===== design/flow/run.sh =====
#!/bin/bash
# the make line also repeats each setting of config.mk as NAME=value (left out here)
make -C /OpenROAD-flow-scripts/flow DESIGN_CONFIG=/design/flow/config.mk WORK_HOME=/design/flow/orfs CLKGATE_MAP_FILE= finish

===== design/flow/config.mk =====
export PLATFORM = sky130hd
export DESIGN_NAME = ftdi_bridge
export DESIGN_NICKNAME = ftdi_bridge
export VERILOG_FILES = /design/flow/design.v
export SDC_FILE = /design/flow/constraint.sdc
export NUM_CORES = 4
export LEC_CHECK = 0
export CAP_MARGIN = 5
export CELL_PAD_IN_SITES_DETAIL_PLACEMENT = 0
export CELL_PAD_IN_SITES_GLOBAL_PLACEMENT = 1
export CORE_MARGIN = 2
export CORE_UTILIZATION = 56
export CTS_CLUSTER_SIZE = 95
export MAX_ROUTING_LAYER = met5
export SETUP_SLACK_MARGIN = 1.31
export SLEW_MARGIN = 20

===== design/flow/constraint.sdc =====
create_clock -name core_clock -period 2.11 [get_ports {clk_i}]
set_input_delay 0.4220 -clock core_clock [delete_from_list [all_inputs] [get_ports {clk_i}]]
set_output_delay 0.4220 -clock core_clock [all_outputs]
set_load 0.01 [all_outputs]

===== design/flow/design.v =====
module ftdi_sync
(
     input           clk_i
    ,input           rst_i
    ,input           ftdi_rxf_i
    ,input           ftdi_txe_i
    ,input  [  7:0]  ftdi_data_in_i
    ,input           inport_valid_i
    ,input  [  7:0]  inport_data_i
    ,input           outport_accept_i
    ,output          ftdi_siwua_o
    ,output          ftdi_wrn_o
    ,output          ftdi_rdn_o
    ,output          ftdi_oen_o
    ,output [  7:0]  ftdi_data_out_o
    ,output          inport_accept_o
    ,output          outport_valid_o
    ,output [  7:0]  outport_data_o
);
wire [7:0] tx_data_w;
wire       tx_valid_w;
wire       tx_accept_w;
wire [6:0] tx_level_w;
ftdi_fifo
#(
    .WIDTH(8),
    .DEPTH(64),
    .ADDR_W(6),
    .COUNT_W(7)
)
u_fifo_out
(
    .clk_i(clk_i),
    .rst_i(rst_i),
    .push_i(inport_valid_i),
    .data_in_i(inport_data_i),
    .accept_o(inport_accept_o),
    .valid_o(tx_valid_w),
    .data_out_o(tx_data_w),
    .pop_i(tx_accept_w),
    .level_o(tx_level_w)
);
wire tx_empty_next_w = (tx_level_w <= 7'd1);
wire [7:0] rx_data_w  = ftdi_data_in_i;
wire       rx_valid_w = !ftdi_rdn_o && !ftdi_rxf_i;
wire       rx_accept_w;
wire [6:0] rx_level_w;
ftdi_fifo
#(
    .WIDTH(8),
    .DEPTH(64),
    .ADDR_W(6),
    .COUNT_W(7)
)
u_fifo_in
(
    .clk_i(clk_i),
    .rst_i(rst_i),
    .push_i(rx_valid_w),
    .data_in_i(rx_data_w),
    .accept_o(rx_accept_w),
    .valid_o(outport_valid_o),
    .data_out_o(outport_data_o),
    .pop_i(outport_accept_i),
    .level_o(rx_level_w)
);
wire rx_full_next_w = (rx_level_w >= 7'd63);
localparam STATE_W           = 2;
localparam STATE_IDLE        = 2'd0;
localparam STATE_TX          = 2'd1;
localparam STATE_RX          = 2'd2;
reg [STATE_W-1:0] state_q;
wire rx_space_w = rx_accept_w;
wire rx_ready_w = !ftdi_rxf_i;
wire tx_space_w = !ftdi_txe_i;
reg  tx_valid_q;
assign tx_accept_w = !tx_valid_q || (state_q == STATE_TX && tx_space_w);
always @ (posedge clk_i or posedge rst_i)
if (rst_i)
    tx_valid_q   <= 1'b0;
else if (tx_accept_w)
    tx_valid_q   <= tx_valid_w;
reg [STATE_W-1:0] next_state_r;
always @ *
begin
    next_state_r = state_q;
    case (state_q)
    STATE_IDLE :
    begin
        if (rx_ready_w && rx_space_w)
            next_state_r    = STATE_RX;
        else if (tx_space_w && (tx_valid_w || tx_valid_q))
            next_state_r    = STATE_TX;
    end
    STATE_RX :
    begin
        if (!rx_ready_w || rx_full_next_w)
            next_state_r  = STATE_IDLE;
    end
    STATE_TX :
    begin
        if (!tx_space_w || tx_empty_next_w)
            next_state_r  = STATE_IDLE;
    end    
    default:
        ;
   endcase
end
always @ (posedge clk_i or posedge rst_i)
if (rst_i)
    state_q   <= STATE_IDLE;
else
    state_q   <= next_state_r;
reg       rdn_q;
reg       wrn_q;
reg       oen_q;
reg [7:0] data_q;
always @ (posedge clk_i or posedge rst_i)
if (rst_i)
    oen_q   <= 1'b1;
else if (state_q == STATE_IDLE && next_state_r == STATE_RX)
    oen_q   <= 1'b0;
else if (state_q == STATE_RX && next_state_r == STATE_IDLE)
    oen_q   <= 1'b1;
always @ (posedge clk_i or posedge rst_i)
if (rst_i)
    rdn_q   <= 1'b1;
else if (state_q == STATE_IDLE && next_state_r == STATE_RX)
    rdn_q   <= 1'b0;
else if (state_q == STATE_RX && next_state_r == STATE_IDLE)
    rdn_q   <= 1'b1;
always @ (posedge clk_i or posedge rst_i)
if (rst_i)
    wrn_q   <= 1'b1;
else if (state_q == STATE_IDLE && next_state_r == STATE_TX)
    wrn_q   <= 1'b0;
else if (state_q == STATE_TX && next_state_r == STATE_IDLE)
    wrn_q   <= 1'b1;
always @ (posedge clk_i or posedge rst_i)
if (rst_i)
    data_q  <= 8'b0;
else if (tx_accept_w)
    data_q  <= tx_data_w;
assign ftdi_wrn_o      = wrn_q;
assign ftdi_rdn_o      = rdn_q;
assign ftdi_oen_o      = oen_q;
assign ftdi_data_out_o = data_q;
assign ftdi_siwua_o    = 1'b1;  
endmodule
module ftdi_fifo
#(
    parameter WIDTH   = 8,
    parameter DEPTH   = 4,
    parameter ADDR_W  = 2,
    parameter COUNT_W = 3
)
(
     input                clk_i
    ,input                rst_i
    ,input  [WIDTH-1:0]   data_in_i
    ,input                push_i
    ,input                pop_i
    ,output [WIDTH-1:0]   data_out_o
    ,output               accept_o
    ,output               valid_o
    ,output [COUNT_W-1:0] level_o
);
reg [WIDTH-1:0]   ram_q[DEPTH-1:0];
reg [ADDR_W-1:0]  rd_ptr_q;
reg [ADDR_W-1:0]  wr_ptr_q;
reg [COUNT_W-1:0] count_q;
always @ (posedge clk_i or posedge rst_i)
if (rst_i)
begin
    count_q   <= {(COUNT_W) {1'b0}};
    rd_ptr_q  <= {(ADDR_W) {1'b0}};
    wr_ptr_q  <= {(ADDR_W) {1'b0}};
end
else
begin
    if (push_i & accept_o)
    begin
        ram_q[wr_ptr_q] <= data_in_i;
        wr_ptr_q        <= wr_ptr_q + 1;
    end
    if (pop_i & valid_o)
        rd_ptr_q      <= rd_ptr_q + 1;
    if ((push_i & accept_o) & ~(pop_i & valid_o))
        count_q <= count_q + 1;
    else if (~(push_i & accept_o) & (pop_i & valid_o))
        count_q <= count_q - 1;
end
/*verilator lint_off WIDTH*/
assign valid_o       = (count_q != 0);
assign accept_o      = (count_q != DEPTH);
/*verilator lint_on WIDTH*/
assign data_out_o    = ram_q[rd_ptr_q];
assign level_o       = count_q;
endmodule
module ftdi_bridge
#(
     parameter MODE             = "SYNC"
    ,parameter CLK_DIV          = 2
    ,parameter GP_OUTPUTS       = 32
    ,parameter GP_INPUTS        = 32
    ,parameter GPIO_ADDRESS     = 32'hf0000000
    ,parameter GP_IN_EVENT_MASK = 0
    ,parameter AXI_ID           = 0
)
(
     input           clk_i
    ,input           rst_i
    ,input           ftdi_rxf_i
    ,input           ftdi_txe_i
    ,input  [  7:0]  ftdi_data_in_i
    ,input           mem_awready_i
    ,input           mem_wready_i
    ,input           mem_bvalid_i
    ,input  [  1:0]  mem_bresp_i
    ,input  [  3:0]  mem_bid_i
    ,input           mem_arready_i
    ,input           mem_rvalid_i
    ,input  [ 31:0]  mem_rdata_i
    ,input  [  1:0]  mem_rresp_i
    ,input  [  3:0]  mem_rid_i
    ,input           mem_rlast_i
    ,input  [ 31:0]  gp_inputs_i
    ,output          ftdi_siwua_o
    ,output          ftdi_wrn_o
    ,output          ftdi_rdn_o
    ,output          ftdi_oen_o
    ,output [  7:0]  ftdi_data_out_o
    ,output          mem_awvalid_o
    ,output [ 31:0]  mem_awaddr_o
    ,output [  3:0]  mem_awid_o
    ,output [  7:0]  mem_awlen_o
    ,output [  1:0]  mem_awburst_o
    ,output          mem_wvalid_o
    ,output [ 31:0]  mem_wdata_o
    ,output [  3:0]  mem_wstrb_o
    ,output          mem_wlast_o
    ,output          mem_bready_o
    ,output          mem_arvalid_o
    ,output [ 31:0]  mem_araddr_o
    ,output [  3:0]  mem_arid_o
    ,output [  7:0]  mem_arlen_o
    ,output [  1:0]  mem_arburst_o
    ,output          mem_rready_o
    ,output [ 31:0]  gp_outputs_o
);
localparam CMD_NOP          = 4'd0;
localparam CMD_WR           = 4'd1;
localparam CMD_RD           = 4'd2;
localparam CMD_GP_WR        = 4'd3;
localparam CMD_GP_RD        = 4'd4;
localparam CMD_GP_RD_CLR    = 4'd5;
localparam CMD_STREAM_ON    = 4'd6;
localparam CMD_STREAM_OFF   = 4'd7;
localparam LEN_W            = 12;
localparam DATA_W           = 8;
localparam STATE_W          = 4;
localparam STATE_IDLE       = 4'd0;
localparam STATE_CMD        = 4'd1;
localparam STATE_LEN        = 4'd2;
localparam STATE_ADDR0      = 4'd3;
localparam STATE_ADDR1      = 4'd4;
localparam STATE_ADDR2      = 4'd5;
localparam STATE_ADDR3      = 4'd6;
localparam STATE_WRITE      = 4'd7;
localparam STATE_READ       = 4'd8;
localparam STATE_DATA0      = 4'd9;
localparam STATE_DATA1      = 4'd10;
localparam STATE_DATA2      = 4'd11;
localparam STATE_DATA3      = 4'd12;
localparam STATE_GP_WR      = 4'd13;
localparam STATE_GP_RD      = 4'd14;
wire [DATA_W-1:0]   data_tx_w;
wire [DATA_W-1:0]   data_rx_w;
wire                wr_w;
wire                rd_w;
wire                wr_accept_w;
wire                rx_ready_w;
wire                read_skip_w;
reg [STATE_W-1:0]   state_q;
reg [LEN_W-1:0]     len_q;
reg [31:0]          mem_addr_q;
reg                 mem_cyc_q;
reg                 mem_wr_q;
reg [1:0]           data_idx_q;
reg [31:0]          data_q;
reg [GP_OUTPUTS-1:0] gp_out_q;
reg [GP_INPUTS-1:0]  gp_in_q;
wire magic_addr_w = (mem_addr_q == 32'd4026531840);
wire wr_byte_w = (state_q == STATE_WRITE) && rx_ready_w && !mem_cyc_q && (len_q != {LEN_W{1'b0}});
reg [STATE_W-1:0] next_state_r;
always @ *
begin
    next_state_r = state_q;
    case (state_q)
    STATE_IDLE :
    begin
        if (rx_ready_w)
            next_state_r    = STATE_CMD;
    end
    STATE_CMD :
    begin
        if (data_rx_w[3:0] == CMD_NOP)
            next_state_r  = STATE_IDLE;
        else if (data_rx_w[3:0] == CMD_WR || data_rx_w[3:0] == CMD_RD)
            next_state_r  = STATE_LEN;
        else if (data_rx_w[3:0] == CMD_GP_WR)
            next_state_r  = STATE_GP_WR;
        else if (data_rx_w[3:0] == CMD_GP_RD)
            next_state_r  = STATE_GP_RD;
        else
            next_state_r  = STATE_IDLE;
    end
    STATE_LEN :
    begin
        if (rx_ready_w)
            next_state_r  = STATE_ADDR0;
    end
    STATE_ADDR0 : if (rx_ready_w) next_state_r  = STATE_ADDR1;
    STATE_ADDR1 : if (rx_ready_w) next_state_r  = STATE_ADDR2;
    STATE_ADDR2 : if (rx_ready_w) next_state_r  = STATE_ADDR3;
    STATE_ADDR3 :
    begin
        if (rx_ready_w && mem_wr_q) 
            next_state_r  = STATE_WRITE;
        else if (rx_ready_w) 
            next_state_r  = STATE_READ;            
    end
    STATE_WRITE :
    begin
        if (len_q == {LEN_W{1'b0}} && (mem_bvalid_i || magic_addr_w))
            next_state_r  = STATE_IDLE;
        else
            next_state_r  = STATE_WRITE;
    end
    STATE_READ :
    begin
        if (mem_rvalid_i || magic_addr_w)
            next_state_r  = STATE_DATA0;
    end
    STATE_DATA0 :
    begin
        if (read_skip_w)
            next_state_r  = STATE_DATA1;
        else if (wr_accept_w && (len_q == {LEN_W{1'b0}}))
            next_state_r  = STATE_IDLE;
        else if (wr_accept_w)
            next_state_r  = STATE_DATA1;
    end
    STATE_DATA1 :
    begin
        if (read_skip_w)
            next_state_r  = STATE_DATA2;
        else if (wr_accept_w && (len_q == {LEN_W{1'b0}}))
            next_state_r  = STATE_IDLE;
        else if (wr_accept_w)
            next_state_r  = STATE_DATA2;
    end
    STATE_DATA2 :
    begin
        if (read_skip_w)
            next_state_r  = STATE_DATA3;
        else if (wr_accept_w && (len_q == {LEN_W{1'b0}}))
            next_state_r  = STATE_IDLE;
        else if (wr_accept_w)
            next_state_r  = STATE_DATA3;
    end
    STATE_DATA3 :
    begin
        if (wr_accept_w && (len_q != {LEN_W{1'b0}}))
            next_state_r  = STATE_READ;
        else if (wr_accept_w)
            next_state_r  = STATE_IDLE;
    end
    STATE_GP_WR :
    begin
        if (rx_ready_w)
            next_state_r  = STATE_IDLE;
    end
    STATE_GP_RD :
    begin
        if (wr_accept_w)
            next_state_r  = STATE_IDLE;
    end
    default:
        ;
   endcase
end
always @ (posedge clk_i or posedge rst_i)
if (rst_i)
    state_q   <= STATE_IDLE;
else
    state_q   <= next_state_r;
assign wr_w = (((state_q == STATE_DATA0) |
               (state_q == STATE_DATA1) |
               (state_q == STATE_DATA2) |
               (state_q == STATE_DATA3)) && !read_skip_w) |
              (state_q == STATE_GP_RD);
assign rd_w = (state_q == STATE_CMD) |
              (state_q == STATE_LEN) |
              (state_q == STATE_ADDR0) |
              (state_q == STATE_ADDR1) |
              (state_q == STATE_ADDR2) |
              (state_q == STATE_ADDR3) |
              (state_q == STATE_WRITE && !mem_cyc_q && len_q != {LEN_W{1'b0}}) |
              (state_q == STATE_GP_WR);
always @ (posedge clk_i or posedge rst_i)
if (rst_i)
    len_q       <= {LEN_W{1'b0}};
else if (state_q == STATE_CMD && rx_ready_w)
    len_q[11:8] <= data_rx_w[7:4];
else if (state_q == STATE_LEN && rx_ready_w)
    len_q[7:0]  <= data_rx_w[7:0];
else if (wr_byte_w)
    len_q       <= len_q - {{(LEN_W-1){1'b0}}, 1'b1};
else if (state_q == STATE_READ && ((mem_cyc_q && mem_rvalid_i) || magic_addr_w))
    len_q       <= len_q - {{(LEN_W-1){1'b0}}, 1'b1};
else if (((state_q == STATE_DATA0) || (state_q == STATE_DATA1) || (state_q == STATE_DATA2)) && wr_accept_w && !read_skip_w)
    len_q       <= len_q - {{(LEN_W-1){1'b0}}, 1'b1};
always @ (posedge clk_i or posedge rst_i)
if (rst_i)
    mem_addr_q        <= 'd0;
else if (state_q == STATE_ADDR0 && rx_ready_w)
    mem_addr_q[31:24] <= data_rx_w;
else if (state_q == STATE_ADDR1 && rx_ready_w)
    mem_addr_q[23:16] <= data_rx_w;
else if (state_q == STATE_ADDR2 && rx_ready_w)
    mem_addr_q[15:8]  <= data_rx_w;
else if (state_q == STATE_ADDR3 && rx_ready_w)
    mem_addr_q[7:0]   <= data_rx_w;
else if (state_q == STATE_WRITE && (mem_cyc_q && mem_bvalid_i))
    mem_addr_q        <= {mem_addr_q[31:2], 2'b0} + 'd4;
else if (state_q == STATE_READ && (mem_cyc_q && mem_rvalid_i))
    mem_addr_q        <= {mem_addr_q[31:2], 2'b0} + 'd4;
always @ (posedge clk_i or posedge rst_i)
if (rst_i)
    data_idx_q <= 2'b0;
else if (state_q == STATE_ADDR3)
    data_idx_q <= data_rx_w[1:0];
else if (wr_byte_w)
    data_idx_q <= data_idx_q + 2'd1;
else if (((state_q == STATE_DATA0) || (state_q == STATE_DATA1) || (state_q == STATE_DATA2)) && (data_idx_q != 2'b0))
    data_idx_q <= data_idx_q - 2'd1;
assign read_skip_w = (data_idx_q != 2'b0);
always @ (posedge clk_i or posedge rst_i)
if (rst_i)
    data_q <= 32'b0;
else if (state_q == STATE_IDLE)
    data_q <= {{(32-GP_INPUTS){1'b0}}, gp_in_q};
else if (wr_byte_w)
begin
    case (data_idx_q)
        2'd0: data_q[7:0]   <= data_rx_w;
        2'd1: data_q[15:8]  <= data_rx_w;
        2'd2: data_q[23:16] <= data_rx_w;
        2'd3: data_q[31:24] <= data_rx_w;
    endcase
end
else if (state_q == STATE_READ && mem_rvalid_i)
    data_q <= mem_rdata_i;
else if (((state_q == STATE_DATA0) || (state_q == STATE_DATA1) || (state_q == STATE_DATA2)) && (wr_accept_w || read_skip_w))
    data_q <= {8'b0, data_q[31:8]};
assign data_tx_w  = data_q[7:0];
assign mem_wdata_o = data_q;
reg mem_awvalid_q;
reg mem_awvalid_r;
reg mem_wvalid_q;
reg mem_wvalid_r;
always @ *
begin
    mem_awvalid_r = 1'b0;
    mem_wvalid_r  = 1'b0;
    if (mem_awvalid_o && !mem_awready_i)
        mem_awvalid_r = mem_awvalid_q;
    else if (mem_awvalid_o)
        mem_awvalid_r = 1'b0;
    else if (wr_byte_w && (data_idx_q == 2'd3 || len_q == 1))
        mem_awvalid_r = !magic_addr_w;
    if (mem_wvalid_o && !mem_wready_i)
        mem_wvalid_r = mem_wvalid_q;
    else if (mem_wvalid_o)
        mem_wvalid_r = 1'b0;
    else if (wr_byte_w && (data_idx_q == 2'd3 || len_q == 1))
        mem_wvalid_r = !magic_addr_w;
end
always @ (posedge clk_i or posedge rst_i)
if (rst_i)
begin
    mem_awvalid_q <= 1'b0;
    mem_wvalid_q  <= 1'b0;
end
else
begin
    mem_awvalid_q <= mem_awvalid_r;
    mem_wvalid_q  <= mem_wvalid_r;
end
assign mem_awvalid_o = mem_awvalid_q;
assign mem_wvalid_o  = mem_wvalid_q;
assign mem_awaddr_o  = {mem_addr_q[31:2], 2'b0};
assign mem_awid_o    = AXI_ID;
assign mem_awlen_o   = 8'b0;
assign mem_awburst_o = 2'b01;
assign mem_wlast_o   = 1'b1;
assign mem_bready_o = 1'b1;
reg mem_arvalid_q;
reg mem_arvalid_r;
always @ *
begin
    mem_arvalid_r = 1'b0;
    if (mem_arvalid_o && !mem_arready_i)
        mem_arvalid_r = mem_arvalid_q;
    else if (mem_arvalid_o)
        mem_arvalid_r = 1'b0;
    else if (state_q == STATE_READ && !mem_cyc_q)
        mem_arvalid_r = !magic_addr_w;
end
always @ (posedge clk_i or posedge rst_i)
if (rst_i)
    mem_arvalid_q <= 1'b0;
else
    mem_arvalid_q <= mem_arvalid_r;
assign mem_arvalid_o = mem_arvalid_q;
assign mem_araddr_o  = {mem_addr_q[31:2], 2'b0};
assign mem_arid_o    = AXI_ID;
assign mem_arlen_o   = 8'b0;
assign mem_arburst_o = 2'b01;
assign mem_rready_o  = 1'b1;
reg [3:0] mem_sel_q;
reg [3:0] mem_sel_r;
always @ *
begin
    mem_sel_r = 4'b1111;
    case (data_idx_q)
    2'd0: mem_sel_r = 4'b0001;
    2'd1: mem_sel_r = 4'b0011;
    2'd2: mem_sel_r = 4'b0111;
    2'd3: mem_sel_r = 4'b1111;
    endcase
    case (mem_addr_q[1:0])
    2'd0: mem_sel_r = mem_sel_r & 4'b1111;
    2'd1: mem_sel_r = mem_sel_r & 4'b1110;
    2'd2: mem_sel_r = mem_sel_r & 4'b1100;
    2'd3: mem_sel_r = mem_sel_r & 4'b1000;
    endcase
end
always @ (posedge clk_i or posedge rst_i)
if (rst_i)
    mem_sel_q    <= 4'b0;
else if (state_q == STATE_IDLE)
    mem_sel_q   <= 4'b1111;
else if (wr_byte_w && (data_idx_q == 2'd3 || len_q == 1))
    mem_sel_q   <= mem_sel_r;
assign mem_wstrb_o  = mem_sel_q;
always @ (posedge clk_i or posedge rst_i)
if (rst_i)
    mem_wr_q    <= 1'b0;
else if (state_q == STATE_CMD && rx_ready_w)
    mem_wr_q    <= (data_rx_w[3:0] == CMD_WR);
always @ (posedge clk_i or posedge rst_i)
if (rst_i == 1'b1)
    mem_cyc_q <= 1'b0;
else if (mem_arvalid_r || mem_awvalid_r)
    mem_cyc_q <= 1'b1;
else if (mem_bvalid_i || mem_rvalid_i)
    mem_cyc_q <= 1'b0;
reg gpio_wr_q;
always @ (posedge clk_i or posedge rst_i)
if (rst_i)
    gpio_wr_q <= 1'b0;
else if (magic_addr_w && wr_byte_w && (data_idx_q == 2'd3 || len_q == 1))
    gpio_wr_q <= 1'b1;
else
    gpio_wr_q <= 1'b0;
always @ (posedge clk_i or posedge rst_i)
if (rst_i)
    gp_out_q <= {(GP_OUTPUTS){1'b0}};
else if (state_q == STATE_GP_WR && rx_ready_w)
    gp_out_q <= {{(GP_OUTPUTS-8){1'b0}}, data_rx_w};
else if (gpio_wr_q)
    gp_out_q <= data_q[GP_OUTPUTS-1:0];
assign gp_outputs_o = gp_out_q;
reg [GP_INPUTS-1:0]  gp_in_r;
always @ *
begin
    if ((state_q == STATE_GP_RD) && wr_accept_w)
        gp_in_r = gp_inputs_i;
    else
        gp_in_r = (gp_in_q & GP_IN_EVENT_MASK) | gp_inputs_i;
end
always @ (posedge clk_i or posedge rst_i)
if (rst_i)
    gp_in_q <= {(GP_INPUTS){1'b0}};
else
    gp_in_q <= gp_in_r;
generate
if (1)
begin
    ftdi_sync
    u_sync
    (
        .clk_i(clk_i),
        .rst_i(rst_i),
        .ftdi_rxf_i(ftdi_rxf_i),
        .ftdi_txe_i(ftdi_txe_i),
        .ftdi_siwua_o(ftdi_siwua_o),
        .ftdi_wrn_o(ftdi_wrn_o),
        .ftdi_rdn_o(ftdi_rdn_o),
        .ftdi_oen_o(ftdi_oen_o),
        .ftdi_data_out_o(ftdi_data_out_o),
        .ftdi_data_in_i(ftdi_data_in_i),
        .outport_valid_o(rx_ready_w),
        .outport_data_o(data_rx_w),
        .outport_accept_i(rd_w),
        .inport_valid_i(wr_w),
        .inport_data_i(data_tx_w),
        .inport_accept_o(wr_accept_w)
    );
end
endgenerate
endmodule

==> report_table.html, run 1 <==
<h3>Run summary</h3>
<table>
<tr><th>Metric</th><th>Value</th></tr>
<tr><th colspan="2">Run status</th></tr>
<tr><td>Status</td><td>failed layout checks</td></tr>
<tr><td>Layout checks that failed</td><td>setup timing</td></tr>
<tr><th colspan="2">Worst setup path</th></tr>
<tr><td>Worst r2r src</td><td>genblk1.u_sync.u_fifo_in.rd_ptr_q[4]</td></tr>
<tr><td>Setup Crit Path Kind</td><td>flop to flop</td></tr>
<tr><td>Critical Path End</td><td>state_q[7]</td></tr>
<tr><td>Worst path required time</td><td>2.82 ns</td></tr>
<tr><td>Logic depth of the worst register-to-register path</td><td>14</td></tr>
<tr><td>Worst path max stage delay</td><td>0.66 ns</td></tr>
<tr><td>Worst r2r dst</td><td>state_q[7]</td></tr>
<tr><td>Number of buffer and inverter instances along the worst setup path</td><td>6</td></tr>
<tr><td>Cell with the largest stage delay on the worst path</td><td>sky130_fd_sc_hd__a2111oi_0</td></tr>
<tr><td>Delay-heaviest family, CP</td><td>simple AND/OR/NAND/NOR gates</td></tr>
<tr><td>Worst setup slack for register-to-register paths</td><td>-1.47 ns</td></tr>
<tr><td>Endpoint arrival time on the critical path</td><td>4.29 ns</td></tr>
<tr><td>Ordered list of cells on the worst path</td><td>buf_6 &gt; buf_6 &gt; buf_6 &gt; nand3b_1 &gt; nor2_1 &gt; a2111oi_0 &gt; buf_4 &gt; nand4_1 &gt; nor4_4 &gt; buf_6 &gt; a21boi_4 &gt; buf_6 &gt; and3_4 &gt; a32o_2</td></tr>
<tr><td>Worst path depth</td><td>14</td></tr>
<tr><td>Highest net fanout along the worst path</td><td>6</td></tr>
<tr><td>Element type at the critical path end</td><td>flop</td></tr>
<tr><td>Worst setup startpoint</td><td>genblk1.u_sync.u_fifo_in.rd_ptr_q[4]</td></tr>
<tr><td>Type of element launching the critical path</td><td>flop</td></tr>
<tr><td>Most Frequent Cell on Critical Path</td><td>sky130_fd_sc_hd__buf_6</td></tr>
<tr><th colspan="2">Power and ir drop</th></tr>
<tr><td>Top power consumer group</td><td>combinational cells</td></tr>
<tr><td>Pwr Density</td><td>1410 mW/mm^2</td></tr>
<tr><td>Net switching power figure</td><td>37.7 mW</td></tr>
<tr><td>Worst IR Drop VDD</td><td>1830 uV</td></tr>
<tr><td>Switching share of total power</td><td>0.370</td></tr>
<tr><td>Fraction of power consumed by sequential logic</td><td>0.309</td></tr>
<tr><td>P_comb</td><td>47.7 mW</td></tr>
<tr><td>Share of total power in combinational logic</td><td>0.468</td></tr>
<tr><td>Power of the sequential group</td><td>31.5 mW</td></tr>
<tr><td>Portion of total power attributed to the clock network</td><td>0.222</td></tr>
<tr><td>Power in the clock group</td><td>22.7 mW</td></tr>
<tr><td>Internal portion of total power</td><td>64.2 mW</td></tr>
<tr><td>Leakage component of the power</td><td>26.9 nW</td></tr>
<tr><th colspan="2">Clock network</th></tr>
<tr><td>H-tree Lvls</td><td>4</td></tr>
<tr><td>Clock latency on the worst-skew pair</td><td>0.78 ns</td></tr>
<tr><td>TritonCTS clock tree</td><td>yes</td></tr>
<tr><td>Number of sinks on the clock net</td><td>1243</td></tr>
<tr><td>Num CTS Buffers</td><td>130</td></tr>
<tr><td>Max Root-Sink Buffers</td><td>3</td></tr>
<tr><td>Clock transition at path regs</td><td>0.06 ns</td></tr>
<tr><td>Clk Tree Root Cell</td><td>sky130_fd_sc_hd__clkbuf_16</td></tr>
<tr><th colspan="2">Synth</th></tr>
<tr><td>Cell types with the highest counts after synthesis</td><td>sky130_fd_sc_hd__edfxtp_1, sky130_fd_sc_hd__nor2_1, sky130_fd_sc_hd__a22oi_1, sky130_fd_sc_hd__nand2_1, sky130_fd_sc_hd__dfrtp_1</td></tr>
<tr><td>Cell with the most instances after synthesis</td><td>sky130_fd_sc_hd__edfxtp_1</td></tr>
<tr><td>Yosys cell count</td><td>3746</td></tr>
<tr><td>Count of unique library cells instantiated by Yosys</td><td>89</td></tr>
<tr><td>Largest combinational cell category by area</td><td>simple AND/OR/NAND/NOR gates</td></tr>
<tr><td>Xor/xnor share</td><td>0.00838</td></tr>
<tr><td>Cell Area, Synth</td><td>0.0512 sq mm</td></tr>
<tr><td>Share of synthesized cell area in full adder, half adder and majority cells</td><td>0.00894</td></tr>
<tr><td>Prevailing post-synth register cell</td><td>sky130_fd_sc_hd__edfxtp_1</td></tr>
<tr><td>Number of warnings issued by yosys</td><td>4</td></tr>
<tr><td>Fraction of registers with async set or reset after synthesis</td><td>0.176</td></tr>
<tr><td>Syn Inst Count</td><td>3746</td></tr>
<tr><td>Number of enable flip-flop cells</td><td>1024</td></tr>
<tr><td>Cell types with the largest area share after synthesis</td><td>sky130_fd_sc_hd__edfxtp_1, sky130_fd_sc_hd__dfrtp_1, sky130_fd_sc_hd__a22oi_1, sky130_fd_sc_hd__nor2_1, sky130_fd_sc_hd__nand3_1</td></tr>
<tr><td>Share of synthesized area spent on multiplexers</td><td>0.0146</td></tr>
<tr><td>Average footprint of a synthesized cell</td><td>13.7 sq um</td></tr>
<tr><td>Yosys simple share</td><td>0.124</td></tr>
<tr><td>Aoi share</td><td>0.104</td></tr>
<tr><td>Yosys top cell area share</td><td>0.600</td></tr>
<tr><td>Most area-hungry cell type in the Yosys netlist</td><td>sky130_fd_sc_hd__edfxtp_1</td></tr>
<tr><td>Number of synthesized register bits</td><td>1243</td></tr>
<tr><td>Part of the Yosys area used for sequential elements</td><td>0.707</td></tr>
<tr><td>Yosys stat area</td><td>0.0512 sq mm</td></tr>
<tr><th colspan="2">Die</th></tr>
<tr><td>Horizontal die dimension</td><td>306 microns</td></tr>
<tr><td>Total die size</td><td>0.0939 sq mm</td></tr>
<tr><td>Number of standard-cell rows in the floorplan</td><td>110</td></tr>
<tr><td># IOs</td><td>272</td></tr>
<tr><td>Initial standard-cell utilization of the core</td><td>0.567</td></tr>
<tr><td>Die height</td><td>306 microns</td></tr>
<tr><td>Placeable core region</td><td>0.0903 sq mm</td></tr>
<tr><th colspan="2">Routing</th></tr>
<tr><td>Post-route DRC</td><td>0</td></tr>
<tr><td>Total routed wirelength</td><td>220000 microns</td></tr>
<tr><td>Wire length per cell after detailed routing</td><td>35.1 microns</td></tr>
<tr><td>Mean number of vias per cell</td><td>6.84</td></tr>
<tr><td>Violation count after the first detailed-routing iteration</td><td>7711</td></tr>
<tr><td>Post-DRT Antenna Nets</td><td>0</td></tr>
<tr><td>Number of detailed-route iterations in the first pass</td><td>7</td></tr>
<tr><td>Via count</td><td>42900</td></tr>
<tr><th colspan="2">GRT</th></tr>
<tr><td>Total routing usage reported by global routing</td><td>0.461</td></tr>
<tr><td>Maximum number of pins on one net before global-route repair</td><td>174</td></tr>
<tr><td>Remaining Overflow, GRT</td><td>0</td></tr>
<tr><td>Number of antenna violations at the first check in global routing</td><td>12</td></tr>
<tr><td>Number of global-route vias before repair</td><td>42000</td></tr>
<tr><td>Wire length of the first global-routing pass</td><td>304000 microns</td></tr>
<tr><th colspan="2">Min path</th></tr>
<tr><td>End point of the worst hold path</td><td>gp_in_q[14]</td></tr>
<tr><td>Start point of the worst hold path</td><td>gp_inputs_i[14]</td></tr>
<tr><td>WHS Path Cells</td><td>1</td></tr>
<tr><td>Class of the tightest hold or removal check</td><td>primary input to flop</td></tr>
<tr><th colspan="2">STA</th></tr>
<tr><td>Minimum clock period</td><td>3.58 ns</td></tr>
<tr><td>Period Utilization, post-route</td><td>1.70</td></tr>
<tr><td>Setup slack after layout</td><td>-1.47 ns</td></tr>
<tr><td>Count of endpoints failing setup in the final report</td><td>1268</td></tr>
<tr><td>Least-Margin Pin Slew</td><td>1.46 ns</td></tr>
<tr><td>Unrepaired setup endpoints after global routing</td><td>yes</td></tr>
<tr><td>Worst slew margin relative to its limit</td><td>0.0225</td></tr>
<tr><td>Maximum achievable frequency</td><td>0.279 GHz</td></tr>
<tr><td>Final Max-Slew Violation Tally</td><td>0</td></tr>
<tr><td>Setup Skew</td><td>0.0268 ns</td></tr>
<tr><td>Fin. Hold Viols</td><td>0</td></tr>
<tr><th colspan="2">Job</th></tr>
<tr><td>Tool Warnings</td><td>69</td></tr>
<tr><td>MaxCap Viol Count</td><td>0</td></tr>
<tr><th colspan="2">Placement</th></tr>
<tr><td>Port-buffer cells</td><td>222</td></tr>
<tr><td>Cell count after placement</td><td>5829</td></tr>
<tr><td>Post-Place Setup Slack</td><td>-1.77 ns</td></tr>
<tr><td>Final weighted congestion in routability-driven placement</td><td>1.09</td></tr>
<tr><td>Post-detailed-placement half-perimeter wirelength</td><td>148000 microns</td></tr>
<tr><th colspan="2">Layout</th></tr>
<tr><td>NumNets Final</td><td>5108</td></tr>
<tr><td>Area added between synthesis and finish</td><td>41.5%</td></tr>
<tr><td>Tally of non-filler cells in the final layout</td><td>6262</td></tr>
<tr><td>Filler instances</td><td>4976</td></tr>
</table>
per-stage QoR:
step            util  setup TNS (ns)  power [mW]  cell area, sq um  hold slack [ns]
2_1_floorplan      -         -436.99        46.2             51800            0.358
3_3_place_gp   0.693         -788.67        65.0             62600            0.444
3_5_place_dp   0.693         -857.18        65.9             62600            0.446
4_1_cts        0.783         -484.12        97.1             70700           0.0729
5_1_grt        0.803         -619.39         104             72500           0.0832
6_report       0.803         -549.72         102             72500           0.0941
routing by layer:
metal	GRT usage	up-vias	wire [microns]
met5	0	-	68
met4	0.376	8	22900
met3	0.125	1115	29400
met2	0.704	3925	98200
met1	0.552	20900	69500
li1	-	16900	-
cell type report:
class / count / area [sq um] / share of cell area
Antenna cell: 7 / 17.5 / 0.000242
Clock buffer: 158 / 3400 / 0.0469
Clock inverter: 75 / 743 / 0.0103
Inverter: 44 / 200 / 0.00276
Multi-Input combinational cell: 2202 / 16800 / 0.232
Sequential cell: 1243 / 36300 / 0.500
Tap cell: 1176 / 1470 / 0.0203
Timing Repair Buffer: 1357 / 13600 / 0.187
repair_timing:
action                      CTS  global route
pin swaps                   201           133
gates resized               630           303
gates cloned                  8             1
buffers inserted            137            47
setup endpoints to repair  2067          2067
hold buffers                  0             0
==> run 2: changes to the inputs <==
Settings changed: ABC_AREA set to 0, CAP_MARGIN 5 to 20, CELL_PAD_IN_SITES_DETAIL_PLACEMENT 0 to unset, CELL_PAD_IN_SITES_GLOBAL_PLACEMENT 1 to 2, CORE_MARGIN 2 to 8, CORE_UTILIZATION 56 to 40, CTS_CLUSTER_DIAMETER set to 337, CTS_CLUSTER_SIZE 95 to 20, GPL_ROUTABILITY_DRIVEN set to 1, GPL_TIMING_DRIVEN set to 1, MIN_ROUTING_LAYER set to met2, PLACE_DENSITY_LB_ADDON set to 0.27, SETUP_SLACK_MARGIN 1.31 to -0.99, TNS_END_PERCENT set to 35.
Clock period 2.11 ns to 10.0 ns, I/O delays scaled along.
==> run 2 against run 1 <==
- the run now finishes clean
- global-route usage down 3.1 points
- sequential share of layout area increased by 12 points
- clock power decreased by 86%
- largest cell class unchanged
==> report_table.html, run 2 <==
<h3>Run summary</h3>
<table>
<tr><th>Metric</th><th>Value</th></tr>
<tr><th colspan="2">Run status</th></tr>
<tr><td>Status</td><td>timing/DRC/antenna clean</td></tr>
<tr><th colspan="2">Placement</th></tr>
<tr><td>Final weighted congestion in routability-driven placement</td><td>1.04</td></tr>
<tr><td>Port-buffer cells</td><td>222</td></tr>
<tr><td>Post-detailed-placement half-perimeter wirelength</td><td>135000 microns</td></tr>
<tr><td>Cell count after placement</td><td>5577</td></tr>
<tr><td>Post-Place Setup Slack</td><td>4.70 ns</td></tr>
<tr><th colspan="2">Clock network</th></tr>
<tr><td>Count of cells resized by post-cts repair</td><td>0</td></tr>
<tr><td>Max Root-Sink Buffers</td><td>3</td></tr>
<tr><td>Number of sinks on the clock net</td><td>1243</td></tr>
<tr><td>Clock latency on the worst-skew pair</td><td>0.73 ns</td></tr>
<tr><td>Num CTS Buffers</td><td>72</td></tr>
<tr><td>Hold-fix buffers at CTS</td><td>0</td></tr>
<tr><td>Clk Tree Root Cell</td><td>sky130_fd_sc_hd__clkbuf_16</td></tr>
<tr><td>Setup fix buffers added after clock tree synthesis</td><td>0</td></tr>
<tr><td>Clock transition at path regs</td><td>0.09 ns</td></tr>
<tr><td>TritonCTS clock tree</td><td>yes</td></tr>
<tr><td>H-tree Lvls</td><td>3</td></tr>
<tr><th colspan="2">Synth</th></tr>
<tr><td>Part of the Yosys area used for sequential elements</td><td>0.707</td></tr>
<tr><td>Xor/xnor share</td><td>0.00838</td></tr>
<tr><td>Number of enable flip-flop cells</td><td>1024</td></tr>
<tr><td>Yosys cell count</td><td>3746</td></tr>
<tr><td>Cell with the most instances after synthesis</td><td>sky130_fd_sc_hd__edfxtp_1</td></tr>
<tr><td>Fraction of registers with async set or reset after synthesis</td><td>0.176</td></tr>
<tr><td>Count of unique library cells instantiated by Yosys</td><td>89</td></tr>
<tr><td>Prevailing post-synth register cell</td><td>sky130_fd_sc_hd__edfxtp_1</td></tr>
<tr><td>Yosys top cell area share</td><td>0.600</td></tr>
<tr><td>Most area-hungry cell type in the Yosys netlist</td><td>sky130_fd_sc_hd__edfxtp_1</td></tr>
<tr><td>Cell types with the highest counts after synthesis</td><td>sky130_fd_sc_hd__edfxtp_1, sky130_fd_sc_hd__nor2_1, sky130_fd_sc_hd__a22oi_1, sky130_fd_sc_hd__nand2_1, sky130_fd_sc_hd__dfrtp_1</td></tr>
<tr><td>Yosys stat area</td><td>0.0512 sq mm</td></tr>
<tr><td>Share of synthesized area spent on multiplexers</td><td>0.0146</td></tr>
<tr><td>Cell types with the largest area share after synthesis</td><td>sky130_fd_sc_hd__edfxtp_1, sky130_fd_sc_hd__dfrtp_1, sky130_fd_sc_hd__a22oi_1, sky130_fd_sc_hd__nor2_1, sky130_fd_sc_hd__nand3_1</td></tr>
<tr><td>Number of synthesized register bits</td><td>1243</td></tr>
<tr><td>Average footprint of a synthesized cell</td><td>13.7 sq um</td></tr>
<tr><td>Number of warnings issued by yosys</td><td>4</td></tr>
<tr><td>Aoi share</td><td>0.104</td></tr>
<tr><td>Yosys simple share</td><td>0.124</td></tr>
<tr><td>Cell Area, Synth</td><td>0.0512 sq mm</td></tr>
<tr><td>Syn Inst Count</td><td>3746</td></tr>
<tr><td>Share of synthesized cell area in full adder, half adder and majority cells</td><td>0.00894</td></tr>
<tr><td>Largest combinational cell category by area</td><td>simple AND/OR/NAND/NOR gates</td></tr>
<tr><th colspan="2">Worst setup path</th></tr>
<tr><td>Number of buffer and inverter instances along the worst setup path</td><td>1</td></tr>
<tr><td>Ordered list of cells on the worst path</td><td>buf_4 &gt; nand2b_1 &gt; nor2_1 &gt; a22oi_1 &gt; nand4_1 &gt; a2111oi_0 &gt; a41o_1 &gt; nor3_1 &gt; a211o_1</td></tr>
<tr><td>Worst path max stage delay</td><td>0.90 ns</td></tr>
<tr><td>Worst r2r dst</td><td>mem_addr_q[22]</td></tr>
<tr><td>Logic depth of the worst register-to-register path</td><td>9</td></tr>
<tr><td>Worst setup startpoint</td><td>genblk1.u_sync.u_fifo_in.rd_ptr_q[5]</td></tr>
<tr><td>Setup Crit Path Kind</td><td>flop to flop</td></tr>
<tr><td>Cell with the largest stage delay on the worst path</td><td>sky130_fd_sc_hd__a41o_1</td></tr>
<tr><td>Type of element launching the critical path</td><td>flop</td></tr>
<tr><td>Worst r2r src</td><td>genblk1.u_sync.u_fifo_in.rd_ptr_q[5]</td></tr>
<tr><td>Worst path required time</td><td>10.60 ns</td></tr>
<tr><td>Delay-heaviest family, CP</td><td>AND-OR/OR-AND gates</td></tr>
<tr><td>Worst path depth</td><td>9</td></tr>
<tr><td>Critical Path End</td><td>mem_addr_q[22]</td></tr>
<tr><td>Element type at the critical path end</td><td>flop</td></tr>
<tr><td>Endpoint arrival time on the critical path</td><td>5.94 ns</td></tr>
<tr><td>Worst setup slack for register-to-register paths</td><td>4.66 ns</td></tr>
<tr><td>Highest net fanout along the worst path</td><td>24</td></tr>
<tr><th colspan="2">STA</th></tr>
<tr><td>Minimum clock period</td><td>5.34 ns</td></tr>
<tr><td>Final Max-Slew Violation Tally</td><td>0</td></tr>
<tr><td>Worst slew margin relative to its limit</td><td>0.0631</td></tr>
<tr><td>Setup Skew</td><td>0.0401 ns</td></tr>
<tr><td>Setup slack after layout</td><td>4.66 ns</td></tr>
<tr><td>Count of endpoints failing setup in the final report</td><td>0</td></tr>
<tr><td>Least-Margin Pin Slew</td><td>1.41 ns</td></tr>
<tr><td>Maximum achievable frequency</td><td>0.187 GHz</td></tr>
<tr><td>Fin. Hold Viols</td><td>0</td></tr>
<tr><td>Unrepaired setup endpoints after global routing</td><td>no</td></tr>
<tr><td>Period Utilization, post-route</td><td>0.534</td></tr>
<tr><td>Total negative setup slack</td><td>0 ns</td></tr>
<tr><th colspan="2">Die</th></tr>
<tr><td>Horizontal die dimension</td><td>374 microns</td></tr>
<tr><td>Placeable core region</td><td>0.127 sq mm</td></tr>
<tr><td>Initial standard-cell utilization of the core</td><td>0.402</td></tr>
<tr><td>Number of standard-cell rows in the floorplan</td><td>131</td></tr>
<tr><td>Total die size</td><td>0.140 sq mm</td></tr>
<tr><td># IOs</td><td>272</td></tr>
<tr><td>Die height</td><td>374 microns</td></tr>
<tr><th colspan="2">Routing</th></tr>
<tr><td>Violation count after the first detailed-routing iteration</td><td>12600</td></tr>
<tr><td>Wire length per cell after detailed routing</td><td>36.7 microns</td></tr>
<tr><td>Post-DRT Antenna Nets</td><td>0</td></tr>
<tr><td>Via count</td><td>46500</td></tr>
<tr><td>Total routed wirelength</td><td>210000 microns</td></tr>
<tr><td>Post-route DRC</td><td>0</td></tr>
<tr><td>Mean number of vias per cell</td><td>8.16</td></tr>
<tr><td>Number of detailed-route iterations in the first pass</td><td>14</td></tr>
<tr><th colspan="2">Power and ir drop</th></tr>
<tr><td>Internal portion of total power</td><td>9.30 mW</td></tr>
<tr><td>Portion of total power attributed to the clock network</td><td>0.202</td></tr>
<tr><td>Top power consumer group</td><td>registers</td></tr>
<tr><td>Power in the clock group</td><td>3.19 mW</td></tr>
<tr><td>Total power</td><td>15.8 mW</td></tr>
<tr><td>Worst IR Drop VDD</td><td>337 uV</td></tr>
<tr><td>Pwr Density</td><td>273 mW/mm^2</td></tr>
<tr><td>Share of total power in combinational logic</td><td>0.367</td></tr>
<tr><td>Switching share of total power</td><td>0.413</td></tr>
<tr><td>P_comb</td><td>5.81 mW</td></tr>
<tr><td>Power of the sequential group</td><td>6.83 mW</td></tr>
<tr><td>Leakage component of the power</td><td>19.8 nW</td></tr>
<tr><td>Fraction of power consumed by sequential logic</td><td>0.432</td></tr>
<tr><td>Net switching power figure</td><td>6.54 mW</td></tr>
<tr><th colspan="2">GRT</th></tr>
<tr><td>Remaining Overflow, GRT</td><td>0</td></tr>
<tr><td>Wire length of the first global-routing pass</td><td>285000 microns</td></tr>
<tr><td>Met2 Track Usage GR</td><td>0.506</td></tr>
<tr><td>Total routing usage reported by global routing</td><td>0.430</td></tr>
<tr><td>Maximum number of pins on one net before global-route repair</td><td>163</td></tr>
<tr><td>Number of antenna violations at the first check in global routing</td><td>0</td></tr>
<tr><td>Number of global-route vias before repair</td><td>50200</td></tr>
<tr><td>Global Route met1 Usage</td><td>0</td></tr>
<tr><td>Top Usage Layer GRT</td><td>met3</td></tr>
<tr><td>Global routing usage on met3</td><td>0.541</td></tr>
<tr><th colspan="2">Layout</th></tr>
<tr><td>NumNets Final</td><td>4126</td></tr>
<tr><td>Filler instances</td><td>11500</td></tr>
<tr><td>Area added between synthesis and finish</td><td>13.3%</td></tr>
<tr><td>Tally of non-filler cells in the final layout</td><td>5704</td></tr>
<tr><th colspan="2">Job</th></tr>
<tr><td>Tool Warnings</td><td>63</td></tr>
<tr><td>MaxCap Viol Count</td><td>0</td></tr>
<tr><th colspan="2">Min path</th></tr>
<tr><td>End point of the worst hold path</td><td>data_q[0]</td></tr>
<tr><td>Start point of the worst hold path</td><td>gp_in_q[0]</td></tr>
<tr><td>WHS Path Cells</td><td>2</td></tr>
<tr><td>Class of the tightest hold or removal check</td><td>flop to flop</td></tr>
</table>
## run 2: per-layer routing
metal	vias up	wire length [microns]
met2	14600	95100
met1	15000	0
met3	2103	83300
met4	123	27600
li1	14700	-
met5	-	3620
## run 2: per-stage QoR
step,instance area (sq um),util,hold slack (ns)
3_3_place_gp,55800,0.438,0.436
6_report,58000,0.456,0.459
2_1_floorplan,51400,-,0.428
4_1_cts,57800,0.454,0.461
3_5_place_dp,55800,0.438,0.438
5_1_grt,58000,0.455,0.476
## run 2: final cells by class
type | count | area (sq um) | area share
Inverter | 44 | 173 | 0.00298
Clock buffer | 93 | 1880 | 0.0324
Sequential cell | 1243 | 36300 | 0.625
Clock inverter | 7 | 110 | 0.00190
Antenna cell | 20 | 50.0 | 0.000863
Multi-Input combinational cell | 2201 | 13700 | 0.236
Tap cell | 1662 | 2080 | 0.0358
Timing Repair Buffer | 434 | 3790 | 0.0653
==> run 3: changes to the inputs <==
Settings changed: ABC_AREA 0 to unset, CAP_MARGIN 20 to 5, CELL_PAD_IN_SITES_DETAIL_PLACEMENT set to 0, CELL_PAD_IN_SITES_GLOBAL_PLACEMENT 2 to 1, CORE_MARGIN 8 to 2, CORE_UTILIZATION 40 to 70, CTS_CLUSTER_DIAMETER 337 to unset, CTS_CLUSTER_SIZE 20 to 35, GPL_ROUTABILITY_DRIVEN 1 to unset, GPL_TIMING_DRIVEN 1 to unset, MIN_ROUTING_LAYER met2 to unset, PLACE_DENSITY_LB_ADDON 0.27 to unset, SETUP_SLACK_MARGIN -0.99 to unset, TNS_END_PERCENT 35 to unset.
Clock period 10.0 ns to 3.02 ns, I/O delays scaled along.
==> run 3 against run 2 <==
- the flow now stops in 5_1_grt
- die size shrank 46%
- synthesized cell count unchanged
- area after synthesis unchanged
==> report_table.html, run 3 <==
<h2>Implementation results</h2>
<table>
<tr><th>Metric</th><th>Value</th></tr>
<tr><th colspan="2">Run status</th></tr>
<tr><td>Status</td><td>did not finish</td></tr>
<tr><td>Halt Stage</td><td>5_1_grt</td></tr>
<tr><td>Error</td><td>[ERROR GRT-0232] Routing congestion too high. Check the congestion heatmap in the GUI.</td></tr>
<tr><th colspan="2">Clock network</th></tr>
<tr><td>H-tree Lvls</td><td>3</td></tr>
<tr><td>Hold-fix buffers at CTS</td><td>0</td></tr>
<tr><td>Clk Tree Root Cell</td><td>sky130_fd_sc_hd__clkbuf_16</td></tr>
<tr><td>Max Root-Sink Buffers</td><td>3</td></tr>
<tr><td>Number of sinks on the clock net</td><td>1243</td></tr>
<tr><td>Num CTS Buffers</td><td>117</td></tr>
<tr><th colspan="2">Die</th></tr>
<tr><td>Placeable core region</td><td>0.0727 sq mm</td></tr>
<tr><td>Total die size</td><td>0.0754 sq mm</td></tr>
<tr><td>Initial standard-cell utilization of the core</td><td>0.705</td></tr>
<tr><td># IOs</td><td>272</td></tr>
<tr><td>Horizontal die dimension</td><td>275 microns</td></tr>
<tr><td>Number of standard-cell rows in the floorplan</td><td>99</td></tr>
<tr><td>Die height</td><td>275 microns</td></tr>
<tr><th colspan="2">Synth</th></tr>
<tr><td>Number of synthesized register bits</td><td>1243</td></tr>
<tr><td>Largest combinational cell category by area</td><td>simple AND/OR/NAND/NOR gates</td></tr>
<tr><td>Cell types with the highest counts after synthesis</td><td>sky130_fd_sc_hd__edfxtp_1, sky130_fd_sc_hd__nor2_1, sky130_fd_sc_hd__a22oi_1, sky130_fd_sc_hd__nand2_1, sky130_fd_sc_hd__dfrtp_1</td></tr>
<tr><td>Average footprint of a synthesized cell</td><td>13.7 sq um</td></tr>
<tr><td>Number of enable flip-flop cells</td><td>1024</td></tr>
<tr><td>Fraction of registers with async set or reset after synthesis</td><td>0.176</td></tr>
<tr><td>Number of warnings issued by yosys</td><td>4</td></tr>
<tr><td>Aoi share</td><td>0.104</td></tr>
<tr><td>Cell with the most instances after synthesis</td><td>sky130_fd_sc_hd__edfxtp_1</td></tr>
<tr><td>Most area-hungry cell type in the Yosys netlist</td><td>sky130_fd_sc_hd__edfxtp_1</td></tr>
<tr><td>Count of unique library cells instantiated by Yosys</td><td>89</td></tr>
<tr><td>Prevailing post-synth register cell</td><td>sky130_fd_sc_hd__edfxtp_1</td></tr>
<tr><td>Part of the Yosys area used for sequential elements</td><td>0.707</td></tr>
<tr><td>Yosys simple share</td><td>0.124</td></tr>
<tr><td>Yosys stat area</td><td>0.0512 sq mm</td></tr>
<tr><td>Share of synthesized cell area in full adder, half adder and majority cells</td><td>0.00894</td></tr>
<tr><td>Share of synthesized area spent on multiplexers</td><td>0.0146</td></tr>
<tr><td>Yosys top cell area share</td><td>0.600</td></tr>
<tr><td>Cell Area, Synth</td><td>0.0512 sq mm</td></tr>
<tr><td>Syn Inst Count</td><td>3746</td></tr>
<tr><td>Cell types with the largest area share after synthesis</td><td>sky130_fd_sc_hd__edfxtp_1, sky130_fd_sc_hd__dfrtp_1, sky130_fd_sc_hd__a22oi_1, sky130_fd_sc_hd__nor2_1, sky130_fd_sc_hd__nand3_1</td></tr>
<tr><td>Yosys cell count</td><td>3746</td></tr>
<tr><td>Xor/xnor share</td><td>0.00838</td></tr>
<tr><th colspan="2">GRT</th></tr>
<tr><td>Remaining Overflow, GRT</td><td>75</td></tr>
<tr><td>Total routing usage reported by global routing</td><td>0.702</td></tr>
<tr><th colspan="2">Placement</th></tr>
<tr><td>Post-Place Setup Slack</td><td>-1.08 ns</td></tr>
<tr><td>Post-detailed-placement half-perimeter wirelength</td><td>133000 microns</td></tr>
<tr><td>Post-placement cell area</td><td>0.0591 sq mm</td></tr>
<tr><td>Port-buffer cells</td><td>222</td></tr>
<tr><td>Final weighted congestion in routability-driven placement</td><td>1.17</td></tr>
</table>
==> run 3: per-layer routing <==
layer / overflow / GRT usage
met1: 0 / 0.731
met2: 33 / 0.878
met3: 1 / 0.540
met4: 41 / 0.629
met5: 0 / 0.234
==> run 3: what timing repair did <==
item                                    CTS
cloned                                    2
gates resized                           269
pin swaps                                71
buffers inserted                         34
endpoints found under the setup margin  101
==> run 3: metrics by stage <==
stage | util | TNS [ns] | instances
4_1_cts | 0.886 | -14.71 | 5607
3_5_place_dp | 0.813 | -80.95 | 5351
2_1_floorplan | - | -0.259 | 3780
3_3_place_gp | 0.813 | -67.63 | 5351
==> run 4: changes to the inputs <==
Settings changed: CAP_MARGIN 5 to 20, CELL_PAD_IN_SITES_DETAIL_PLACEMENT 0 to unset, CELL_PAD_IN_SITES_GLOBAL_PLACEMENT 1 to unset, CORE_UTILIZATION 70 to 72, CTS_CLUSTER_SIZE 35 to unset, MAX_ROUTING_LAYER met5 to unset, SETUP_SLACK_MARGIN set to -0.47.
Clock period 3.02 ns to 5.98 ns, I/O delays scaled along.
==> run 4 against run 3 <==
- the run now finishes clean
- die size is 2.7% lower
- area after synthesis unchanged
- synthesized cell count unchanged
==> report_table.html, run 4 <==
<h3>Run summary</h3>
<table>
<tr><th>Metric</th><th>Value</th></tr>
<tr><th colspan="2">Run status</th></tr>
<tr><td>Status</td><td>timing/DRC/antenna clean</td></tr>
<tr><th colspan="2">Synth</th></tr>
<tr><td>Xor/xnor share</td><td>0.00838</td></tr>
<tr><td>Number of enable flip-flop cells</td><td>1024</td></tr>
<tr><td>Fraction of registers with async set or reset after synthesis</td><td>0.176</td></tr>
<tr><td>Yosys top cell area share</td><td>0.600</td></tr>
<tr><td>Part of the Yosys area used for sequential elements</td><td>0.707</td></tr>
<tr><td>Count of unique library cells instantiated by Yosys</td><td>89</td></tr>
<tr><td>Cell Area, Synth</td><td>0.0512 sq mm</td></tr>
<tr><td>Cell with the most instances after synthesis</td><td>sky130_fd_sc_hd__edfxtp_1</td></tr>
<tr><td>Average footprint of a synthesized cell</td><td>13.7 sq um</td></tr>
<tr><td>Number of warnings issued by yosys</td><td>4</td></tr>
<tr><td>Cell types with the largest area share after synthesis</td><td>sky130_fd_sc_hd__edfxtp_1, sky130_fd_sc_hd__dfrtp_1, sky130_fd_sc_hd__a22oi_1, sky130_fd_sc_hd__nor2_1, sky130_fd_sc_hd__nand3_1</td></tr>
<tr><td>Yosys stat area</td><td>0.0512 sq mm</td></tr>
<tr><td>Yosys cell count</td><td>3746</td></tr>
<tr><td>Cell types with the highest counts after synthesis</td><td>sky130_fd_sc_hd__edfxtp_1, sky130_fd_sc_hd__nor2_1, sky130_fd_sc_hd__a22oi_1, sky130_fd_sc_hd__nand2_1, sky130_fd_sc_hd__dfrtp_1</td></tr>
<tr><td>Number of synthesized register bits</td><td>1243</td></tr>
<tr><td>Yosys simple share</td><td>0.124</td></tr>
<tr><td>Share of synthesized area spent on multiplexers</td><td>0.0146</td></tr>
<tr><td>Aoi share</td><td>0.104</td></tr>
<tr><td>Prevailing post-synth register cell</td><td>sky130_fd_sc_hd__edfxtp_1</td></tr>
<tr><td>Largest combinational cell category by area</td><td>simple AND/OR/NAND/NOR gates</td></tr>
<tr><td>Most area-hungry cell type in the Yosys netlist</td><td>sky130_fd_sc_hd__edfxtp_1</td></tr>
<tr><td>Share of synthesized cell area in full adder, half adder and majority cells</td><td>0.00894</td></tr>
<tr><td>Syn Inst Count</td><td>3746</td></tr>
<tr><th colspan="2">Power and ir drop</th></tr>
<tr><td>Power in the clock group</td><td>7.04 mW</td></tr>
<tr><td>Leakage component of the power</td><td>20.4 nW</td></tr>
<tr><td>Top power consumer group</td><td>registers</td></tr>
<tr><td>P_comb</td><td>8.94 mW</td></tr>
<tr><td>Fraction of power consumed by sequential logic</td><td>0.420</td></tr>
<tr><td>Share of total power in combinational logic</td><td>0.324</td></tr>
<tr><td>Portion of total power attributed to the clock network</td><td>0.255</td></tr>
<tr><td>Net switching power figure</td><td>10.4 mW</td></tr>
<tr><td>Switching share of total power</td><td>0.378</td></tr>
<tr><td>Power of the sequential group</td><td>11.6 mW</td></tr>
<tr><td>Worst IR Drop VDD</td><td>400 uV</td></tr>
<tr><td>Internal portion of total power</td><td>17.1 mW</td></tr>
<tr><td>Pwr Density</td><td>473 mW/mm^2</td></tr>
<tr><td>Total power</td><td>27.5 mW</td></tr>
<tr><th colspan="2">GRT</th></tr>
<tr><td>Global routing usage on met3</td><td>0.172</td></tr>
<tr><td>Remaining Overflow, GRT</td><td>0</td></tr>
<tr><td>Number of global-route vias before repair</td><td>36700</td></tr>
<tr><td>Number of antenna violations at the first check in global routing</td><td>6</td></tr>
<tr><td>Maximum number of pins on one net before global-route repair</td><td>90</td></tr>
<tr><td>Total routing usage reported by global routing</td><td>0.503</td></tr>
<tr><td>Met2 Track Usage GR</td><td>0.745</td></tr>
<tr><td>Wire length of the first global-routing pass</td><td>260000 microns</td></tr>
<tr><td>Global Route met1 Usage</td><td>0.607</td></tr>
<tr><td>Top Usage Layer GRT</td><td>met2</td></tr>
<tr><th colspan="2">Die</th></tr>
<tr><td>Number of standard-cell rows in the floorplan</td><td>97</td></tr>
<tr><td>Die height</td><td>271 microns</td></tr>
<tr><td>Initial standard-cell utilization of the core</td><td>0.729</td></tr>
<tr><td># IOs</td><td>272</td></tr>
<tr><td>Total die size</td><td>0.0733 sq mm</td></tr>
<tr><td>Horizontal die dimension</td><td>271 microns</td></tr>
<tr><td>Placeable core region</td><td>0.0703 sq mm</td></tr>
<tr><th colspan="2">Placement</th></tr>
<tr><td>Cell count after placement</td><td>4820</td></tr>
<tr><td>Post-placement cell area</td><td>0.0546 sq mm</td></tr>
<tr><td>Port-buffer cells</td><td>222</td></tr>
<tr><td>Post-detailed-placement half-perimeter wirelength</td><td>120000 microns</td></tr>
<tr><td>Post-Place Setup Slack</td><td>1.55 ns</td></tr>
<tr><td>Final weighted congestion in routability-driven placement</td><td>1.09</td></tr>
<tr><th colspan="2">Clock network</th></tr>
<tr><td>Clk Tree Root Cell</td><td>sky130_fd_sc_hd__clkbuf_16</td></tr>
<tr><td>Clock transition at path regs</td><td>0.07 ns</td></tr>
<tr><td>Hold-fix buffers at CTS</td><td>0</td></tr>
<tr><td>Clock latency on the worst-skew pair</td><td>0.71 ns</td></tr>
<tr><td>Number of sinks on the clock net</td><td>1243</td></tr>
<tr><td>Num CTS Buffers</td><td>115</td></tr>
<tr><td>H-tree Lvls</td><td>3</td></tr>
<tr><td>Count of cells resized by post-cts repair</td><td>0</td></tr>
<tr><td>Max Root-Sink Buffers</td><td>3</td></tr>
<tr><td>Setup fix buffers added after clock tree synthesis</td><td>0</td></tr>
<tr><td>TritonCTS clock tree</td><td>yes</td></tr>
<tr><th colspan="2">Layout</th></tr>
<tr><td>NumNets Final</td><td>4133</td></tr>
<tr><td>Area added between synthesis and finish</td><td>13.7%</td></tr>
<tr><td>Final standard cell utilization of the core</td><td>0.829</td></tr>
<tr><td>Tally of non-filler cells in the final layout</td><td>5046</td></tr>
<tr><td>Final standard cell area without fillers</td><td>0.0583 sq mm</td></tr>
<tr><td>Filler instances</td><td>3464</td></tr>
<tr><th colspan="2">Worst setup path</th></tr>
<tr><td>Worst r2r dst</td><td>state_q[7]</td></tr>
<tr><td>Worst path max stage delay</td><td>0.90 ns</td></tr>
<tr><td>Worst path required time</td><td>6.57 ns</td></tr>
<tr><td>Number of buffer and inverter instances along the worst setup path</td><td>2</td></tr>
<tr><td>Type of element launching the critical path</td><td>flop</td></tr>
<tr><td>Worst path depth</td><td>11</td></tr>
<tr><td>Setup Crit Path Kind</td><td>flop to flop</td></tr>
<tr><td>Worst setup startpoint</td><td>genblk1.u_sync.u_fifo_in.rd_ptr_q[0]</td></tr>
<tr><td>Critical Path End</td><td>state_q[7]</td></tr>
<tr><td>Delay-heaviest family, CP</td><td>simple AND/OR/NAND/NOR gates</td></tr>
<tr><td>Endpoint arrival time on the critical path</td><td>5.62 ns</td></tr>
<tr><td>Worst setup slack for register-to-register paths</td><td>0.95 ns</td></tr>
<tr><td>Element type at the critical path end</td><td>flop</td></tr>
<tr><td>Most Frequent Cell on Critical Path</td><td>sky130_fd_sc_hd__and3_1</td></tr>
<tr><td>Cell with the largest stage delay on the worst path</td><td>sky130_fd_sc_hd__o21ai_0</td></tr>
<tr><td>Highest net fanout along the worst path</td><td>15</td></tr>
<tr><td>Worst r2r src</td><td>genblk1.u_sync.u_fifo_in.rd_ptr_q[0]</td></tr>
<tr><td>Ordered list of cells on the worst path</td><td>inv_1 &gt; ha_1 &gt; and3b_1 &gt; and3_1 &gt; o21ai_0 &gt; nand4_1 &gt; nor3_1 &gt; o211ai_1 &gt; buf_4 &gt; and3_1 &gt; a32o_1</td></tr>
<tr><td>Logic depth of the worst register-to-register path</td><td>11</td></tr>
<tr><th colspan="2">STA</th></tr>
<tr><td>Worst slew margin relative to its limit</td><td>0.0711</td></tr>
<tr><td>Maximum achievable frequency</td><td>0.199 GHz</td></tr>
<tr><td>Final Max-Slew Violation Tally</td><td>0</td></tr>
<tr><td>Unrepaired setup endpoints after global routing</td><td>no</td></tr>
<tr><td>Setup slack after layout</td><td>0.950 ns</td></tr>
<tr><td>Count of endpoints failing setup in the final report</td><td>0</td></tr>
<tr><td>Setup Skew</td><td>0.0248 ns</td></tr>
<tr><td>Period Utilization, post-route</td><td>0.841</td></tr>
<tr><td>Fin. Hold Viols</td><td>0</td></tr>
<tr><td>Total negative setup slack</td><td>0 ns</td></tr>
<tr><td>Least-Margin Pin Slew</td><td>1.38 ns</td></tr>
<tr><td>Minimum clock period</td><td>5.03 ns</td></tr>
<tr><td>Worst hold slack after final layout</td><td>0.454 ns</td></tr>
<tr><th colspan="2">Routing</th></tr>
<tr><td>Number of detailed-route iterations in the first pass</td><td>10</td></tr>
<tr><td>Total routed wirelength</td><td>185000 microns</td></tr>
<tr><td>Mean number of vias per cell</td><td>7.63</td></tr>
<tr><td>Wire length per cell after detailed routing</td><td>36.7 microns</td></tr>
<tr><td>Post-DRT Antenna Nets</td><td>0</td></tr>
<tr><td>Violation count after the first detailed-routing iteration</td><td>8018</td></tr>
<tr><td>Via count</td><td>38500</td></tr>
<tr><td>Post-route DRC</td><td>0</td></tr>
<tr><th colspan="2">Job</th></tr>
<tr><td>MaxCap Viol Count</td><td>0</td></tr>
<tr><td>Tool Warnings</td><td>62</td></tr>
<tr><th colspan="2">Min path</th></tr>
<tr><td>End point of the worst hold path</td><td>data_q[8]</td></tr>
<tr><td>Class of the tightest hold or removal check</td><td>flop to flop</td></tr>
<tr><td>WHS Path Cells</td><td>2</td></tr>
<tr><td>Start point of the worst hold path</td><td>gp_in_q[8]</td></tr>
</table>
run 4: layout make-up:
type                            instances  area, sq um  share of cell area
Timing Repair Buffer                  398         3520              0.0604
Antenna cell                            7         17.5            0.000301
Clock inverter                         61          442             0.00758
Sequential cell                      1243        36200               0.622
Inverter                               44          173             0.00296
Clock buffer                          152         3080              0.0529
Tap cell                              940         1180              0.0202
Multi-Input combinational cell       2201        13600               0.233
run 4: per-layer routing:
layer	vias up	wire, microns
li1	14900	-
met2	4250	80900
met5	-	152
met4	11	20000
met3	1169	30500
met1	18200	53800
Power and IR drop assume default switching activity.
